// PIEZO_reality_and_damedame
module PIEZO_reality_and_damedame(RESETN,CLK_1MHZ,A,T,SONG );
clock: 2.98 ns
lec_check: 0
cap_margin: 0
core_margin: 2
core_utilization: 72
cts_cluster_diameter: 40
cts_cluster_size: 22
setup_slack_margin: -0.29
slew_margin: 20
run.sh (not shown) runs the stock make flow with config.mk's settings and CLKGATE_MAP_FILE=.
The baseline produced a layout that fails on setup timing.
==> next run, changes <==
CAP_MARGIN = 10   (was 0)
CTS_CLUSTER_DIAMETER = 91   (was 40)
CTS_CLUSTER_SIZE = 24   (was 22)
SETUP_SLACK_MARGIN = -0.28   (was -0.29)
Outcome:
- The new run produced a layout that fails on setup timing
- sequential share of layout area came out higher by 1.3 points
- cell count came out lower slightly
- global-route usage came out lower by 4.1 points
- power came out lower by a quarter to a third
- final area came out lower by a few percent
==> next run, changes <==
CAP_MARGIN = 15   (was 10)
CTS_CLUSTER_SIZE = 13   (was 24)
PLACE_DENSITY_LB_ADDON = 0.14   (was not set)
SETUP_SLACK_MARGIN = 0.74   (was -0.28)
=>
- The new run did not get past 4_1_cts
- synthesized cell count does not change
- die area does not change
- synthesized area does not change
==> next run, changes <==
CTS_CLUSTER_SIZE = 24   (was 13)
PLACE_DENSITY_LB_ADDON = 0.0   (was 0.14)
SETUP_SLACK_MARGIN = 0.41   (was 0.74)
clock period = 3.14 ns   (was 2.98 ns; I/O delays follow)
With this change the flow finished but failed the layout checks on setup timing. Die area does not change. Synthesized cell count stays the same. Synthesized area stays the same.
==> next run, changes <==
CAP_MARGIN = 20   (was 15)
CORE_UTILIZATION = 40   (was 72)
CTS_CLUSTER_DIAMETER = not set   (was 91)
CTS_CLUSTER_SIZE = not set   (was 24)
PLACE_DENSITY_LB_ADDON = not set   (was 0.0)
SETUP_SLACK_MARGIN = not set   (was 0.41)
clock period = 5.21 ns   (was 3.14 ns; I/O delays follow)
The new run went through all stages and came out clean.
Via count is lower by a quarter to a third.
Total power goes down by a quarter to a third.
Flip-flop count is unchanged.
Final cell count is higher by a few percent.
Die area rises by well over a third.
Synthesized area stays the same.
Combinational power came out lower by well over a third.
==> next run, changes <==
CORE_UTILIZATION = 72   (was 40)
CTS_CLUSTER_DIAMETER = 91   (was not set)
CTS_CLUSTER_SIZE = 24   (was not set)
clock period = 3.14 ns   (was 5.21 ns; I/O delays follow)
What happened: This time the run produced a layout that fails on setup timing; cell area went up by 7.6%; core utilization went up by 43 points; routed wire length went up by 40%; sequential share of layout area went down by 3.0 points; cell count went down by 3.5%; area after synthesis is unchanged.

========
build 86:
PIEZO_reality_and_damedame again, from the RTL that the note above started with.
## PIEZO_reality_and_damedame
module PIEZO_reality_and_damedame(RESETN,CLK_1MHZ,A,T,SONG );
export LEC_CHECK = 0
export CAP_MARGIN = 20
export CORE_MARGIN = 2
export CORE_UTILIZATION = 70
export CTS_CLUSTER_SIZE = 24
export SLEW_MARGIN = 20
create_clock -name core_clock -period 4.15 [get_ports {CLK_1MHZ}]
Setup changes, build 86 to build 91
diff --git a/flow/config.mk b/flow/config.mk
--- a/flow/config.mk
+++ b/flow/config.mk
@@ -9,4 +9,5 @@
 export CORE_MARGIN = 2
 export CORE_UTILIZATION = 70
-export CTS_CLUSTER_SIZE = 24
+export CTS_CLUSTER_DIAMETER = 349
+export CTS_CLUSTER_SIZE = 22
 export SLEW_MARGIN = 20
==> flow/constraint.sdc <==
create_clock -name core_clock -period 3.19 [get_ports {CLK_1MHZ}]
set_input_delay 0.6380 -clock core_clock [delete_from_list [all_inputs] [get_ports {CLK_1MHZ}]]
set_output_delay 0.6380 -clock core_clock [all_outputs]
set_load 0.01 [all_outputs]
==> results <==
- | build 91 | all stages done | FAIL | setup timing |
- Build 91 ended up with a higher number of instances resized during post-cts repair than build 86 did.
- Going from build 86 to build 91, smallest setup slack after layout decreased by 0.57 ns relative to the old numbers, combined global-route utilization of all metal layers has decreased.
Here is what was changed in the inputs of build 52 compared with build 91.
diff --git a/flow/config.mk b/flow/config.mk
--- a/flow/config.mk
+++ b/flow/config.mk
@@ -8,6 +8,5 @@
 export CAP_MARGIN = 20
 export CORE_MARGIN = 2
-export CORE_UTILIZATION = 70
-export CTS_CLUSTER_DIAMETER = 349
-export CTS_CLUSTER_SIZE = 22
+export CORE_UTILIZATION = 44
+export CTS_CLUSTER_SIZE = 93
 export SLEW_MARGIN = 20
==> flow/constraint.sdc <==
create_clock -name core_clock -period 8.73 [get_ports {CLK_1MHZ}]
set_input_delay 1.7460 -clock core_clock [delete_from_list [all_inputs] [get_ports {CLK_1MHZ}]]
set_output_delay 1.7460 -clock core_clock [all_outputs]
set_load 0.01 [all_outputs]
Notes after the runs:
- Build 52 ran to completion and came out clean on the timing, design-rule and antenna checks.
- Build 52 gives more worst path setup slack after routing than build 91 did.
- Against build 91, build 52 comes in 0.30 ns higher on worst hold margin.
- Routed wire length improves in build 52 relative to build 91.
- Build 91 ended up with sequential cells as its heaviest power group; build 52 ended up with clock.
- Build 52 against build 91; total power is down by more than half.
## Diff of input files: build 16 against build 52
diff --git a/flow/config.mk b/flow/config.mk
--- a/flow/config.mk
+++ b/flow/config.mk
@@ -8,5 +8,4 @@
 export CAP_MARGIN = 20
 export CORE_MARGIN = 2
-export CORE_UTILIZATION = 44
-export CTS_CLUSTER_SIZE = 93
+export CORE_UTILIZATION = 18
 export SLEW_MARGIN = 20
==> flow/constraint.sdc <==
create_clock -name core_clock -period 5.36 [get_ports {CLK_1MHZ}]
set_input_delay 1.0720 -clock core_clock [delete_from_list [all_inputs] [get_ports {CLK_1MHZ}]]
set_output_delay 1.0720 -clock core_clock [all_outputs]
set_load 0.01 [all_outputs]
[summary]
- Every run in the comparison, build 52 and build 16, completed the flow with a clean layout.
- Of build 52 and build 16, the run reporting the lower power dissipated in sequential cells was build 52.
- As of build 16, final non-filler cell area had risen by a few percent compared to build 52.
- Build 16 vs build 52: placer congestion estimate up
- Re final total power: build 52 was lower than build 16.
- [build 16] clock buffer count in the final layout rose 1 relative to build 52
- Relative to build 52, global-route wire length before repair increased by about 5% in build 16.
- | worst setup slack | build 16 vs build 52 | 2.39 ns lower |
- Summary of build 16 over build 52: die size picked up an extra 39000 sq um; portion of total power attributed to combinational logic neither gained nor lost much.
- Comparing build 52 and build 16, the higher leakage component of the power was measured on build 52.
- Against build 52, build 16 reports a sum of buffers and inverters on the critical path that is lower.
diff inputs: build 16 => build 97
diff --git a/flow/config.mk b/flow/config.mk
--- a/flow/config.mk
+++ b/flow/config.mk
@@ -8,4 +8,5 @@
 export CAP_MARGIN = 20
 export CORE_MARGIN = 2
-export CORE_UTILIZATION = 18
+export CORE_UTILIZATION = 66
+export CTS_CLUSTER_SIZE = 36
 export SLEW_MARGIN = 20
==> flow/constraint.sdc <==
create_clock -name core_clock -period 4.03 [get_ports {CLK_1MHZ}]
set_input_delay 0.8060 -clock core_clock [delete_from_list [all_inputs] [get_ports {CLK_1MHZ}]]
set_output_delay 0.8060 -clock core_clock [all_outputs]
set_load 0.01 [all_outputs]
==> results <==
Going from build 16 to build 97, power share of the clock group went down 0.6 points; amount of wire on met2 after detailed routing went up 3.1%; die boundary height went down about 47%; wire length the detailed router placed on met1 went up 2.0%.
Here is what was changed in the inputs of build 72 compared with build 97.
diff --git a/flow/config.mk b/flow/config.mk
--- a/flow/config.mk
+++ b/flow/config.mk
@@ -8,5 +8,4 @@
 export CAP_MARGIN = 20
 export CORE_MARGIN = 2
-export CORE_UTILIZATION = 66
-export CTS_CLUSTER_SIZE = 36
+export CORE_UTILIZATION = 40
 export SLEW_MARGIN = 20
==> flow/constraint.sdc <==
create_clock -name core_clock -period 5.36 [get_ports {CLK_1MHZ}]
set_input_delay 1.0720 -clock core_clock [delete_from_list [all_inputs] [get_ports {CLK_1MHZ}]]
set_output_delay 1.0720 -clock core_clock [all_outputs]
set_load 0.01 [all_outputs]
--- outcome ---
- Taking build 97 as the reference, in build 72 area of the synthesized netlist per yosys stat comparable; area of the core up 11000 sq um; sum of routed wire length over all layers now smaller.
- Build 72 vs. build 97: total number of tap cells increased by 71% relative to the old numbers, overall power decreased by 20% relative to the old numbers, first-pass iteration count of the detailed router decreased by 3 relative to the old numbers.
- Of build 72 and build 97, it is build 72 that has the higher synthesis-to-finish area growth.
- Build 72 vs. build 97: share of power burned in registers went down by 2.8 points.
- Build 72 against build 97; global-route wire length before repair is down by a few percent.
- Number of buffer and inverter stages on the critical path ends up higher on build 97.
No activity file was given, so power comes from the tool's default toggle rates.
